// s_axil_register
module s_axil_register # (
    parameter   S_AXI_ADDR_WIDTH = 6,
                S_AXI_DATA_WIDTH = 32
)
(   
    input                                   ACLK    ,
    input                                   ARESET  ,
    input   [S_AXI_ADDR_WIDTH-1 : 0]        AWADDR  ,
    input                                   AWVALID ,
    output                                  AWREADY ,
    input   [S_AXI_DATA_WIDTH-1 : 0]        WDATA   ,
    input                                   WVALID  ,
    output                                  WREADY  ,
    input   [S_AXI_DATA_WIDTH/8-1 : 0]      WSTRB   ,
    output  [1 : 0]                         BRESP   ,
    output                                  BVALID  ,
    input                                   BREADY  ,
    input   [S_AXI_ADDR_WIDTH-1 : 0]        ARADDR  ,
    input                                   ARVALID ,
    output                                  ARREADY ,
    output  [S_AXI_DATA_WIDTH-1 : 0]        RDATA   ,
    output  [1 : 0]                         RRESP   ,
    output                                  RVALID  ,
    input                                   RREADY
);
==> flow/config.mk <==
export PLATFORM = sky130hd
export DESIGN_NAME = s_axil_register
export DESIGN_NICKNAME = s_axil_register
export VERILOG_FILES = /design/flow/design.v
export SDC_FILE = /design/flow/constraint.sdc
export NUM_CORES = 4
export LEC_CHECK = 0
export CAP_MARGIN = 20
export CORE_MARGIN = 2
export CORE_UTILIZATION = 66
export PLACE_DENSITY = 0.6
export SLEW_MARGIN = 20
==> flow/constraint.sdc <==
create_clock -name core_clock -period 2.1 [get_ports {ACLK}]
set_input_delay 0.4200 -clock core_clock [delete_from_list [all_inputs] [get_ports {ACLK}]]
set_output_delay 0.4200 -clock core_clock [all_outputs]
set_load 0.01 [all_outputs]
run.sh (not shown) runs the stock make flow with config.mk's settings and CLKGATE_MAP_FILE=.
The baseline produced a layout that fails on setup timing.
Change:
Settings changed: CORE_ASPECT_RATIO set to 1.52, CORE_UTILIZATION 66 to 50, CTS_CLUSTER_DIAMETER set to 170, GPL_ROUTABILITY_DRIVEN set to 0, GPL_TIMING_DRIVEN set to 0, HOLD_SLACK_MARGIN set to 0.18, PLACE_DENSITY 0.6 to unset, PLACE_DENSITY_LB_ADDON set to 0.02, SLEW_MARGIN 20 to 30.
Clock period 2.1 ns to 2.34 ns, I/O delays scaled along.
The new run completed, yet does not pass: setup timing.
Sequential share of layout area came out higher by 0.36 points.
Global-route usage is higher by 2.4 points.
Die size is higher by 31%.


## job 7374
Starting RTL as in the previous note.
clock: 2.96 ns
lec_check: 0
cap_margin: 20
core_margin: 2
core_utilization: 40
place_density: 0.6
slew_margin: 20
Job 7374 finished every step from synthesis to the final layout, and the layout passed the timing, design-rule and antenna checks.
[inputs] job 3400 vs job 7374
# job 7374
export LEC_CHECK = 0
export CAP_MARGIN = 20
export CORE_MARGIN = 2
export CORE_UTILIZATION = 40
export PLACE_DENSITY = 0.6
export SLEW_MARGIN = 20
create_clock -name core_clock -period 2.96 [get_ports {ACLK}]
# job 3400
export LEC_CHECK = 0
export CAP_MARGIN = 20
export CORE_MARGIN = 2
export CORE_UTILIZATION = 72
export CTS_CLUSTER_SIZE = 14
export SLEW_MARGIN = 20
create_clock -name core_clock -period 2.15 [get_ports {ACLK}]
Notes after the runs:
Job 3400 finished all stages; however, its layout fails the closing checks, the failures being negative setup slack. The top routing layer in use comes out met5 in one run and met4 in the other, namely in job 3400 and job 7374 respectively. Job 3400 vs job 7374, critical-path cell with the highest stage delay: a222oi_1 vs dfxtp_4. Job 3400 — peak supply drop 150% higher, job 7374 as reference. Route | job 3400 vs job 7374 | wire longer in job 3400. Higher final total power was reported by job 3400, not job 7374. Of job 3400 and job 7374, the higher net count reported at finish belongs to job 3400. The die of job 3400 is smaller than the one used in job 7374.
--- input diff job 3400..job 5249 ---
# job 3400
export LEC_CHECK = 0
export CAP_MARGIN = 20
export CORE_MARGIN = 2
export CORE_UTILIZATION = 72
export CTS_CLUSTER_SIZE = 14
export SLEW_MARGIN = 20
create_clock -name core_clock -period 2.15 [get_ports {ACLK}]
# job 5249
export LEC_CHECK = 0
export CAP_MARGIN = 20
export CORE_MARGIN = 2
export CORE_UTILIZATION = 72
export MAX_ROUTING_LAYER = met4
export PLACE_DENSITY_LB_ADDON = 0.01
export SETUP_SLACK_MARGIN = 0.8
export SLEW_MARGIN = 20
create_clock -name core_clock -period 2.69 [get_ports {ACLK}]
### Flow results
Completing all stages was not enough for job 3400: its layout failed the final checks because of negative setup slack.
In the summary table, job 5249 is marked failed, with error GRT-0232 raised in global routing.
NOTE: minimum setup slack after placement in job 5249 exceeds that of job 3400
The overall die area was comparable across job 5249 and job 3400.
NOTE: placement-stage cell area in job 5249 falls short of that of job 3400
Input changes introduced in job 3269 (baseline for comparison: job 5249):
# job 5249
export LEC_CHECK = 0
export CAP_MARGIN = 20
export CORE_MARGIN = 2
export CORE_UTILIZATION = 72
export MAX_ROUTING_LAYER = met4
export PLACE_DENSITY_LB_ADDON = 0.01
export SETUP_SLACK_MARGIN = 0.8
export SLEW_MARGIN = 20
create_clock -name core_clock -period 2.69 [get_ports {ACLK}]
# job 3269
export LEC_CHECK = 0
export CAP_MARGIN = 20
export CORE_MARGIN = 2
export CORE_UTILIZATION = 40
export PLACE_DENSITY = 0.6
export SLEW_MARGIN = 20
create_clock -name core_clock -period 3.5 [get_ports {ACLK}]
[summary]
No final results exist for job 5249, since it was stopped by error GRT-0232 during global routing.
Job 3269 ran to completion and came out clean on the timing, design-rule and antenna checks.
The higher total number of placement rows came out of job 3269.
Of job 5249 and job 3269, the run reporting the lower height of the die was job 5249.
Job 3269 falls short of job 5249 in total die size.
Going from job 5249 to job 3269, instance area after placement now larger, count of cells resized by post-cts repair went down 349, number of placed instances with taps included shows an increase of 319.


The RTL this note starts from:
==> flow/design.v <==
`timescale 1ns/1ps
module s_axil_register # (
    parameter   S_AXI_ADDR_WIDTH = 6,
                S_AXI_DATA_WIDTH = 32
)
(   
    input                                   ACLK    ,
    input                                   ARESET  ,
    input   [S_AXI_ADDR_WIDTH-1 : 0]        AWADDR  ,
    input                                   AWVALID ,
    output                                  AWREADY ,
    input   [S_AXI_DATA_WIDTH-1 : 0]        WDATA   ,
    input                                   WVALID  ,
    output                                  WREADY  ,
    input   [S_AXI_DATA_WIDTH/8-1 : 0]      WSTRB   ,
    output  [1 : 0]                         BRESP   ,
    output                                  BVALID  ,
    input                                   BREADY  ,
    input   [S_AXI_ADDR_WIDTH-1 : 0]        ARADDR  ,
    input                                   ARVALID ,
    output                                  ARREADY ,
    output  [S_AXI_DATA_WIDTH-1 : 0]        RDATA   ,
    output  [1 : 0]                         RRESP   ,
    output                                  RVALID  ,
    input                                   RREADY
);  
    localparam  ADDR_REG_0 = 'h00, ADDR_REG_8 = 'h20,
                ADDR_REG_1 = 'h04, ADDR_REG_9 = 'h24,
                ADDR_REG_2 = 'h08, ADDR_REG_A = 'h28,
                ADDR_REG_3 = 'h0C, ADDR_REG_B = 'h2C,
                ADDR_REG_4 = 'h10, ADDR_REG_C = 'h30,
                ADDR_REG_5 = 'h14, ADDR_REG_D = 'h34,
                ADDR_REG_6 = 'h18, ADDR_REG_E = 'h38,
                ADDR_REG_7 = 'h1C, ADDR_REG_F = 'h3C;
    reg     [S_AXI_DATA_WIDTH-1 : 0]    registers [0 : 15];
    localparam  ST_AW_IDLE = 2'd0,       
                ST_AW_PREP = 2'd1,       
                ST_AW_WAIT = 2'd2,       
                ST_AW_DONE = 2'd3;       
    reg     [1 : 0]                     aw_state, aw_next;   
    reg     [S_AXI_ADDR_WIDTH-1 : 0]    aw_reg;              
    wire                                aw_hs;               
    reg                                 aw_hs_flag;          
    wire                                aw_w_hs_flag;        
    always @ (posedge ACLK) begin
        if (ARESET)     aw_state <= ST_AW_IDLE;
        else            aw_state <= aw_next;
    end
    always @ (*) begin
        aw_next = aw_state;
        case (aw_state)
            ST_AW_IDLE : if (AWVALID)       aw_next = ST_AW_PREP; 
                         else               aw_next = ST_AW_IDLE;
            ST_AW_PREP :                    aw_next = ST_AW_WAIT;
            ST_AW_WAIT : if (aw_w_hs_flag)  aw_next = ST_AW_DONE;
                         else               aw_next = ST_AW_WAIT;
            ST_AW_DONE :                    aw_next = ST_AW_IDLE;
            default    :                    aw_next = ST_AW_IDLE;
        endcase
    end
    assign aw_hs   = (AWVALID & AWREADY);        
    assign AWREADY = (aw_state == ST_AW_IDLE);   
    always @ (posedge ACLK) begin
        if      (ARESET)        aw_reg <= 'h0;
        else if (aw_hs)         aw_reg <= AWADDR;
    end
    always @ (posedge ACLK) begin
        if      (ARESET)                    aw_hs_flag <= 1'b0;
        else if (aw_hs)                     aw_hs_flag <= 1'b1;
        else if (aw_state == ST_AW_DONE)    aw_hs_flag <= 1'b0;
    end
    localparam  ST_W_IDLE = 3'd0,    
                ST_W_PREP = 3'd1,    
                ST_W_WAIT = 3'd2,    
                ST_W_RESP = 3'd3,    
                ST_W_DONE = 3'd4;    
    reg     [2 : 0]                     w_state, w_next;     
    reg     [S_AXI_DATA_WIDTH-1 : 0]    w_reg;               
    wire    [S_AXI_DATA_WIDTH-1 : 0]    w_mask;              
    reg     [S_AXI_DATA_WIDTH-1 : 0]    w_mask_reg;          
    wire                                w_hs;                
    reg                                 w_hs_flag;           
    always @ (posedge ACLK) begin
        if (ARESET)     w_state <= ST_W_IDLE;
        else            w_state <= w_next;
    end
    always @ (*) begin
        w_next = w_state;
        case (w_state)
            ST_W_IDLE : if (WVALID)         w_next = ST_W_PREP;
                        else                w_next = ST_W_IDLE;
            ST_W_PREP :                     w_next = ST_W_WAIT;
            ST_W_WAIT : if (aw_w_hs_flag)   w_next = ST_W_RESP;
                        else                w_next = ST_W_WAIT;
            ST_W_RESP : if (BREADY)         w_next = ST_W_DONE;
                        else                w_next = ST_W_RESP;
            ST_W_DONE :                     w_next = ST_W_IDLE;
            default   :                     w_next = ST_W_IDLE;
        endcase
    end
    assign w_hs   = (WVALID & WREADY);               
    assign WREADY = (w_state == ST_W_IDLE);          
    assign BVALID = (w_state == ST_W_RESP);          
    assign BRESP  = 2'b00;                           
    assign aw_w_hs_flag = aw_hs_flag & w_hs_flag;    
    assign w_mask  = { {8{WSTRB[3]}}, {8{WSTRB[2]}}, {8{WSTRB[1]}}, {8{WSTRB[0]}} };     
    always @ (posedge ACLK) begin
        if      (ARESET)                w_reg <= 'h0;
        else if (w_hs)                  w_reg <= (WDATA & w_mask);
    end
    always @ (posedge ACLK) begin
        if      (ARESET)                w_mask_reg <= 'h0;
        else if (w_hs)                  w_mask_reg <= w_mask;
    end
    always @ (posedge ACLK) begin
        if      (ARESET)                w_hs_flag <= 1'b0;
        else if (w_hs)                  w_hs_flag <= 1'b1;
        else if (w_state == ST_W_RESP)  w_hs_flag <= 1'b0;
    end
    integer i;
    always @ (posedge ACLK) begin
        if (ARESET) begin
            for (i = 0; i < 16; i = i + 1) registers[i] <= 'h0;
        end
        else if (aw_w_hs_flag) begin
            case (aw_reg)
                ADDR_REG_0 : registers[0]  <= w_reg | (registers[0]  & ~w_mask_reg);
                ADDR_REG_1 : registers[1]  <= w_reg | (registers[1]  & ~w_mask_reg);
                ADDR_REG_2 : registers[2]  <= w_reg | (registers[2]  & ~w_mask_reg);
                ADDR_REG_3 : registers[3]  <= w_reg | (registers[3]  & ~w_mask_reg);
                ADDR_REG_4 : registers[4]  <= w_reg | (registers[4]  & ~w_mask_reg);
                ADDR_REG_5 : registers[5]  <= w_reg | (registers[5]  & ~w_mask_reg);
                ADDR_REG_6 : registers[6]  <= w_reg | (registers[6]  & ~w_mask_reg);
                ADDR_REG_7 : registers[7]  <= w_reg | (registers[7]  & ~w_mask_reg);
                ADDR_REG_8 : registers[8]  <= w_reg | (registers[8]  & ~w_mask_reg);
                ADDR_REG_9 : registers[9]  <= w_reg | (registers[9]  & ~w_mask_reg);
                ADDR_REG_A : registers[10] <= w_reg | (registers[10] & ~w_mask_reg);
                ADDR_REG_B : registers[11] <= w_reg | (registers[11] & ~w_mask_reg);
                ADDR_REG_C : registers[12] <= w_reg | (registers[12] & ~w_mask_reg);
                ADDR_REG_D : registers[13] <= w_reg | (registers[13] & ~w_mask_reg);
                ADDR_REG_E : registers[14] <= w_reg | (registers[14] & ~w_mask_reg);
                ADDR_REG_F : registers[15] <= w_reg | (registers[15] & ~w_mask_reg);
            endcase
        end
    end
    localparam  ST_R_IDLE = 2'd0,    
                ST_R_PREP = 2'd1,    
                ST_R_DATA = 2'd2,    
                ST_R_DONE = 2'd3;    
    reg     [1 : 0]                     r_state, r_next;     
    reg     [S_AXI_ADDR_WIDTH-1 : 0]    ar_reg;              
    wire                                ar_hs;               
    reg     [S_AXI_DATA_WIDTH-1 : 0]    r_reg;               
    always @ (posedge ACLK) begin
        if (ARESET)     r_state <= ST_R_IDLE;
        else            r_state <= r_next;
    end
    always @ (*) begin
        r_next = r_state;
        case (r_state)
            ST_R_IDLE : if (ARVALID)    r_next = ST_R_PREP;
                        else            r_next = ST_R_IDLE;
            ST_R_PREP :                 r_next = ST_R_DATA;
            ST_R_DATA : if (RREADY)     r_next = ST_R_DONE;
                        else            r_next = ST_R_DATA;
            ST_R_DONE :                 r_next = ST_R_IDLE;
            default   :                 r_next = ST_R_IDLE;
        endcase
    end
    assign ar_hs   = (ARREADY & ARVALID);        
    assign ARREADY = (r_state == ST_R_IDLE);     
    assign RVALID  = (r_state == ST_R_DATA);     
    assign RRESP   = 2'b00;                      
    assign RDATA   = r_reg;                      
    always @ (posedge ACLK) begin
        if      (ARESET)    ar_reg <= 'h0;
        else if (ar_hs)     ar_reg <= ARADDR;
    end
    always @ (posedge ACLK) begin
        if (ARESET) 
            r_reg <= 'h0;
        else begin
            case (ar_reg)
                ADDR_REG_0 : r_reg <= registers[0];
                ADDR_REG_1 : r_reg <= registers[1];
                ADDR_REG_2 : r_reg <= registers[2];
                ADDR_REG_3 : r_reg <= registers[3];
                ADDR_REG_4 : r_reg <= registers[4];
                ADDR_REG_5 : r_reg <= registers[5];
                ADDR_REG_6 : r_reg <= registers[6];
                ADDR_REG_7 : r_reg <= registers[7];
                ADDR_REG_8 : r_reg <= registers[8];
                ADDR_REG_9 : r_reg <= registers[9];
                ADDR_REG_A : r_reg <= registers[10];
                ADDR_REG_B : r_reg <= registers[11];
                ADDR_REG_C : r_reg <= registers[12];
                ADDR_REG_D : r_reg <= registers[13];
                ADDR_REG_E : r_reg <= registers[14];
                ADDR_REG_F : r_reg <= registers[15];
            endcase
        end
    end
endmodule
clock: 1.96 ns
lec_check: 0
abc_area: 0
cap_margin: 20
cell_pad_in_sites_global_placement: 0
core_margin: 2
core_utilization: 72
cts_cluster_diameter: 360
cts_cluster_size: 32
max_routing_layer: met4
place_density_lb_addon: 0.03
setup_slack_margin: 0.56
slew_margin: 20
tns_end_percent: 35
The starting point never finished: it broke off in global routing (GRT-0232).
Then changed:
Settings changed: ABC_AREA 0 to not set, CELL_PAD_IN_SITES_GLOBAL_PLACEMENT 0 to not set, CORE_ASPECT_RATIO set to 1.52, CORE_UTILIZATION 72 to 40, CTS_CLUSTER_DIAMETER 360 to 170, CTS_CLUSTER_SIZE 32 to not set, GPL_TIMING_DRIVEN set to 0, MAX_ROUTING_LAYER met4 to not set, PLACE_DENSITY_LB_ADDON 0.03 to 0.02, SETUP_SLACK_MARGIN 0.56 to not set, TNS_END_PERCENT 35 to not set.
Clock period 1.96 ns to 2.3 ns, I/O delays scaled along.
Outcome:
- This time the run finished but fails on negative setup slack
- synthesized area stays the same
- die area rises by 78%
- synthesized cell count is unchanged
Then changed:
Settings changed: ABC_AREA set to 1, CORE_ASPECT_RATIO 1.52 to not set, CORE_UTILIZATION 40 to 72, CTS_CLUSTER_DIAMETER 170 to 364, CTS_CLUSTER_SIZE set to 100, GPL_TIMING_DRIVEN 0 to not set, PLACE_DENSITY set to 0.41, PLACE_DENSITY_LB_ADDON 0.02 to not set, TNS_END_PERCENT set to 5.
Clock period 2.3 ns to 1.64 ns, I/O delays scaled along.
Outcome: With this change the flow died in global routing; area after synthesis came out higher by a little under a tenth; die size went down by well over a third; synthesized cell count climbs by well over a third.
Power and IR drop assume default switching activity.
